## JK
## mainModule
module mainModule(
		input clk, input reset,
		output [31:0] imem_addr, input [31:0] imem_data,
		output wb_alu_we, output [2:0] wb_alu_rd, output [31:0] wb_alu_data,
		output wb_mem_we, output [2:0] wb_mem_rd, output [7:0] wb_mem_data,
		output [3:0] flags
	);
	wire IF_flush, ID_flush, EX_flush; 
	wire pcWrite, p1_pipeline_regWrite;
	wire p2_pipeline_regWrite, p2_pipeline_stall;
	wire hu_pcWrite, hu_p1_regWrite, hu_stall;
	wire p3_pipeline_regWrite = 1'b1;
	wire [1:0]  f_mem_reg_rn_sel, f_alu_reg_rm_sel, f_alu_reg_rn_sel;	 
	wire [1:0] f_mem_reg_rd_sel;
	wire f_memStage_mem_rd_sel;
	wire [31:0] p2_pc_branchTarget, pc_jumpTarget; 
	wire [1:0] pcSrc;
	wire [15:0] p1_aluInstr, p1_memInstr;  
	wire [31:0] p1_pc_plus4;
	IFStage the_IFStage(
		clk, reset, p1_pipeline_regWrite, IF_flush, 
		pcWrite, 	p2_pc_branchTarget, pc_jumpTarget, 
		pcSrc,  
		p1_aluInstr, p1_memInstr, p1_pc_plus4,
		imem_addr, imem_data
	);
	wire p2_memRead, p2_memWrite, p2_alu_regWrite, p2_mem_regWrite, p2_flag_regWrite;
	wire p2_aluOp, p2_aluSrcB;
	wire p2_isBranch, p2_isJump; 
	wire p3_memRead, p3_memWrite, p3_alu_regWrite, p3_mem_regWrite;
	wire p4_alu_regWrite, p4_mem_regWrite;
	wire [2:0] p2_alu_rm, p2_alu_rn, p2_alu_rd, p2_mem_rn, p2_mem_rd;
	wire [2:0] p3_alu_rd, p3_mem_rd;
	wire [2:0] p4_alu_rd, p4_mem_rd;
	wire [31:0] p2_alu_reg_rm, p2_alu_reg_rn, p2_mem_reg_rn, p2_mem_reg_rd;  
	wire [31:0] p2_alu_imm, p2_memOffset;
	wire [7:0] p3_mem_reg_rd;
	wire [31:0] p3_alu_aluOut, p3_mem_address;
	wire [31:0] p4_alu_aluOut, p4_mem_memOut;
	wire [31:0] f_mem_reg_rn_1, f_mem_reg_rn_2, f_mem_reg_rn_3;	 
	wire [7:0] f_mem_reg_rd_1, f_mem_reg_rd_2, f_mem_reg_rd_3;		 
	wire [31:0] f_alu_reg_rm_1, f_alu_reg_rm_2, f_alu_reg_rm_3;	 
	wire [31:0] f_alu_reg_rn_1, f_alu_reg_rn_2, f_alu_reg_rn_3; 	 
	wire [7:0] f_memStage_mem_reg_rd;	
	assign f_mem_reg_rn_1 = p3_alu_aluOut; assign f_mem_reg_rn_2 = p4_alu_aluOut; assign f_mem_reg_rn_3 = p4_mem_memOut;
	assign f_alu_reg_rm_1 = p3_alu_aluOut; assign f_alu_reg_rm_2 = p4_alu_aluOut; assign f_alu_reg_rm_3 = p4_mem_memOut;
	assign f_alu_reg_rn_1 = p3_alu_aluOut; assign f_alu_reg_rn_2 = p4_alu_aluOut; assign f_alu_reg_rn_3 = p4_mem_memOut;
  ...
Size: about 120 I/O pins, roughly 34000 sq um of cells after synthesis.
make LEC_CHECK=0 CAP_MARGIN=25 CORE_MARGIN=6 CORE_UTILIZATION=33 CTS_CLUSTER_DIAMETER=190 GPL_ROUTABILITY_DRIVEN=0 MIN_ROUTING_LAYER=met1 SETUP_SLACK_MARGIN=-0.31 SLEW_MARGIN=40 finish   # period 5.08 ns
run.sh (not shown) runs the stock make flow with config.mk's settings and CLKGATE_MAP_FILE=.
JK finished all stages; however, its layout fails the closing checks, the failures being setup timing.
The inputs of MS differ from those of JK as listed below.
- a change of CORE_MARGIN from 6 to 2
- a deleted GPL_ROUTABILITY_DRIVEN that had been 0
- a deleted SETUP_SLACK_MARGIN that had been -0.31
- a change of CTS_CLUSTER_DIAMETER from 190 to 310
- a change of SLEW_MARGIN from 40 to 20
- a change of CAP_MARGIN from 25 to 20
- a deleted MIN_ROUTING_LAYER that had been met1
- a change of CORE_UTILIZATION from 33 to 30
- a change of the clock period (ns, I/O delays scaled along) from 5.08 to 10.0
Results
- The die used by MS is larger than the one used by JK.
- MS completed end to end with timing, DRC and antenna clean.
- Across both runs, critical path depth was higher for MS than for JK.
- Cmp JK and MS / fraction of power spent switching nets / higher: MS
- Leakage component of the power | MS below JK
- When MS is measured against JK, its data arrival time of the critical path turns out 2.38 ns higher.
- Number of logic inverters in the finished layout came out exactly the same in JK and MS.
- When MS is set beside JK, its total via count in the routed design turns out to be 1682 smaller.
- Looking only at setup slack, and setting everything else aside, the higher value of JK and MS goes to MS.
- For met3 layer usage reported by global route, JK and MS come out practically identical.
- Compared with JK, MS instantiates a smaller number of cells.


mainModule again, from the RTL that the note above started with.
Settings: LEC_CHECK=0, CAP_MARGIN=5, CORE_MARGIN=2, CORE_UTILIZATION=40, CTS_CLUSTER_DIAMETER=188, PLACE_DENSITY=0.6, SLEW_MARGIN=20; clock period 10.0 ns.
The baseline went through all stages and came out clean.
Next try:
CAP_MARGIN = 20   (was 5)
CORE_UTILIZATION = 47   (was 40)
CTS_CLUSTER_DIAMETER = unset   (was 188)
clock period = 8.25 ns   (was 10.0 ns; I/O delays follow)
Wire length falls by 0.62%.
Worst setup slack degrades by 1.2 ns.
Cell area is about the same.
Die size falls by about 15%.
Hold slack stays flat.
Via count rises by 0.64%.
Next try:
CORE_UTILIZATION = 66   (was 47)
clock period = 5.92 ns   (was 8.25 ns; I/O delays follow)
The new run finished with setup timing left.
Total power grows by 44%.
Global-route usage grows by 12 points.
Design area grows by 2.9%.
Sequential share of layout area shrinks by 0.89 points.
Sequential cell count is unchanged.
Setup slack degrades by 0.76 ns.
Utilization grows by 24 points.
Wire length shrinks by 4.4%.
Next try:
CORE_UTILIZATION = 40   (was 66)
clock period = 11.5 ns   (was 5.92 ns; I/O delays follow)
The new run passed the timing, design-rule and antenna checks.
Global-route usage is lower by 17 points.
Clock power falls by 51%.
Via count went down by 5.3%.
Final area is lower by 3.2%.
Power drops by 51%.
Sequential share of layout area is higher by 1.0 points.
Critical path depth went up by 3.
Cell count increases by 4.9%.
Non-clock buffer count drops by 156.
Next try:
CORE_UTILIZATION = 72   (was 40)
PLACE_DENSITY = 0.66   (was 0.6)
clock period = 5.78 ns   (was 11.5 ns; I/O delays follow)
Result:
- Now the flow finished but fails on setup timing
- setup slack loses 3.6 ns
- sequential share of layout area fell by 1.2 points
- routed wire length fell by 1.8%
- via count rose by 11%
- count of clock-buffer cells in the layout fell by 22
Next try:
CORE_UTILIZATION = 60   (was 72)
PLACE_DENSITY = 0.6   (was 0.66)
clock period = 6.5 ns   (was 5.78 ns; I/O delays follow)
Outcome: Now the flow passed the timing, design-rule and antenna checks. Clock-buffer cell count rose by 9. Power fell by 14%. Area after synthesis is unchanged. Die size rose by 20%. Sequential power fell by 13%. Maximum frequency fell by 2.2%. Design area fell by 2.2%.


Starting RTL as in the previous note.
export LEC_CHECK = 0
export CAP_MARGIN = 5
export CORE_MARGIN = 2
export CORE_UTILIZATION = 49
export CTS_CLUSTER_DIAMETER = 188
export GPL_ROUTABILITY_DRIVEN = 1
export HOLD_SLACK_MARGIN = -0.02
export PLACE_DENSITY = 0.6
export SLEW_MARGIN = 20
create_clock -name core_clock -period 5.98 [get_ports {clk}]
The baseline ran to the end with violations: setup timing.
Rerun with:
Settings changed: CAP_MARGIN 5 to 20, CORE_UTILIZATION 49 to 70, CTS_CLUSTER_DIAMETER 188 to not set, CTS_CLUSTER_SIZE set to 31, GPL_ROUTABILITY_DRIVEN 1 to not set, HOLD_SLACK_MARGIN -0.02 to not set, PLACE_DENSITY 0.6 to not set.
Clock period 5.98 ns to 5.87 ns, I/O delays scaled along.
Outcome:
- The changed run reached the layout checks and failed them: setup timing
- power hardly moves
- sequential power grows by about 4%
- first-iteration DRC count grows by about 40%
- clock skew grows by 0.013 ns
- combinational power barely changes
- non-clock buffer count shrinks by 22
- worst setup slack loses 0.21 ns
- clock power shrinks by about 5.3%
- final cell count shrinks by about 5.6%
- global-route usage grows by 12 points
Rerun with:
Settings changed: CORE_UTILIZATION 70 to 59, CTS_CLUSTER_SIZE 31 to not set.
Clock period 5.87 ns to 4.58 ns, I/O delays scaled along.
=> The changed run finished but failed the layout checks on setup timing. Final area goes up by 8.4%. Fmax rises by 2.3%. Core utilization went down by 6.8 points. Global-route usage is lower by 6.4 points. Final cell count goes up by 8.3%. Synthesized area is unchanged. Worst setup slack is worse by 1.2 ns. Count of clock-buffer cells in the layout fell by 10.
Rerun with:
Settings changed: CELL_PAD_IN_SITES_GLOBAL_PLACEMENT set to 0, CORE_UTILIZATION 59 to 72, CTS_CLUSTER_DIAMETER set to 245, MAX_ROUTING_LAYER set to met4, MIN_ROUTING_LAYER set to met1, PLACE_DENSITY set to 0.64, SETUP_SLACK_MARGIN set to -0.36.
After rerunning:
- The new run reached the layout checks and failed them: setup timing
- cell area came out lower by 2.4%
- wire length grows by 2.9%
- power goes down by 2.3%
- via count increases by about 7%
- first-iteration DRC count rose by 62%
- flip-flop count does not change
- die area falls by about 18%
- register-to-register slack degrades by 0.04 ns
- critical path depth drops by 3
- fmax came out lower by 0.61%
Rerun with:
Settings changed: CORE_UTILIZATION 72 to 67, MAX_ROUTING_LAYER met4 to not set, SETUP_SLACK_MARGIN -0.36 to not set.
Clock period 4.58 ns to 6.96 ns, I/O delays scaled along.
Result: The changed run produced a clean layout; die size climbs by 7.3%; non-clock buffer count drops by 333; sequential share of layout area climbs by 2.6 points.


Starting RTL as in the previous note.
// mainModule
module mainModule(
		input clk, input reset,
		output [31:0] imem_addr, input [31:0] imem_data,
		output wb_alu_we, output [2:0] wb_alu_rd, output [31:0] wb_alu_data,
		output wb_mem_we, output [2:0] wb_mem_rd, output [7:0] wb_mem_data,
		output [3:0] flags
	);
Settings: LEC_CHECK=0, CAP_MARGIN=20, CORE_ASPECT_RATIO=0.5, CORE_MARGIN=2, CORE_UTILIZATION=72, CTS_CLUSTER_DIAMETER=352, CTS_CLUSTER_SIZE=100, PLACE_DENSITY=0.41, SETUP_SLACK_MARGIN=1.0, SLEW_MARGIN=20; clock period 3.31 ns.
The first run died in global routing (5_1_grt) with ODB-0269.
Next try:
CORE_ASPECT_RATIO = not set   (was 0.5)
CTS_CLUSTER_DIAMETER = not set   (was 352)
CTS_CLUSTER_SIZE = 31   (was 100)
PLACE_DENSITY = not set   (was 0.41)
SETUP_SLACK_MARGIN = -0.4   (was 1.0)
clock period = 5.17 ns   (was 3.31 ns; I/O delays follow)
Result: With this change the flow completed, yet does not pass: negative setup slack. Synthesized cell count stays the same. Area after synthesis stays the same. Die area hardly moves.
Next try:
CORE_UTILIZATION = 37   (was 72)
CTS_CLUSTER_SIZE = not set   (was 31)
PLACE_DENSITY = 0.6   (was not set)
SETUP_SLACK_MARGIN = not set   (was -0.4)
clock period = 11.1 ns   (was 5.17 ns; I/O delays follow)
Now the flow completed without violations.
Fmax is lower by a quarter to a third.
Via count went down by roughly a tenth.
Sequential cell count is unchanged.
Worst hold slack gets worse by 14 ps.
Setup slack gets better by 3600 ps.
Power fell by well over a third.
Routed wire length came out higher by a few percent.
Next try:
CORE_UTILIZATION = 64   (was 37)
PLACE_DENSITY = not set   (was 0.6)
SETUP_SLACK_MARGIN = 1.98   (was not set)
clock period = 7.38 ns   (was 11.1 ns; I/O delays follow)
After rerunning: The new run finished with timing, DRC and antenna clean; global-route usage grows by 17 points; die size shrinks by well over a third; area after synthesis does not change; final area grows slightly; total power grows by well over a third; utilization grows by 31 points; worst hold slack is about the same.
Next try:
CORE_UTILIZATION = 55   (was 64)
SETUP_SLACK_MARGIN = not set   (was 1.98)
clock period = 4.58 ns   (was 7.38 ns; I/O delays follow)
Outcome: The new run ran to the end with violations: negative setup slack. Clock power rose by 64%. Clock skew rose by 5.1 ps. Final cell count rose by 8.2%. Setup slack loses 2700 ps.
Power and IR drop assume default switching activity.
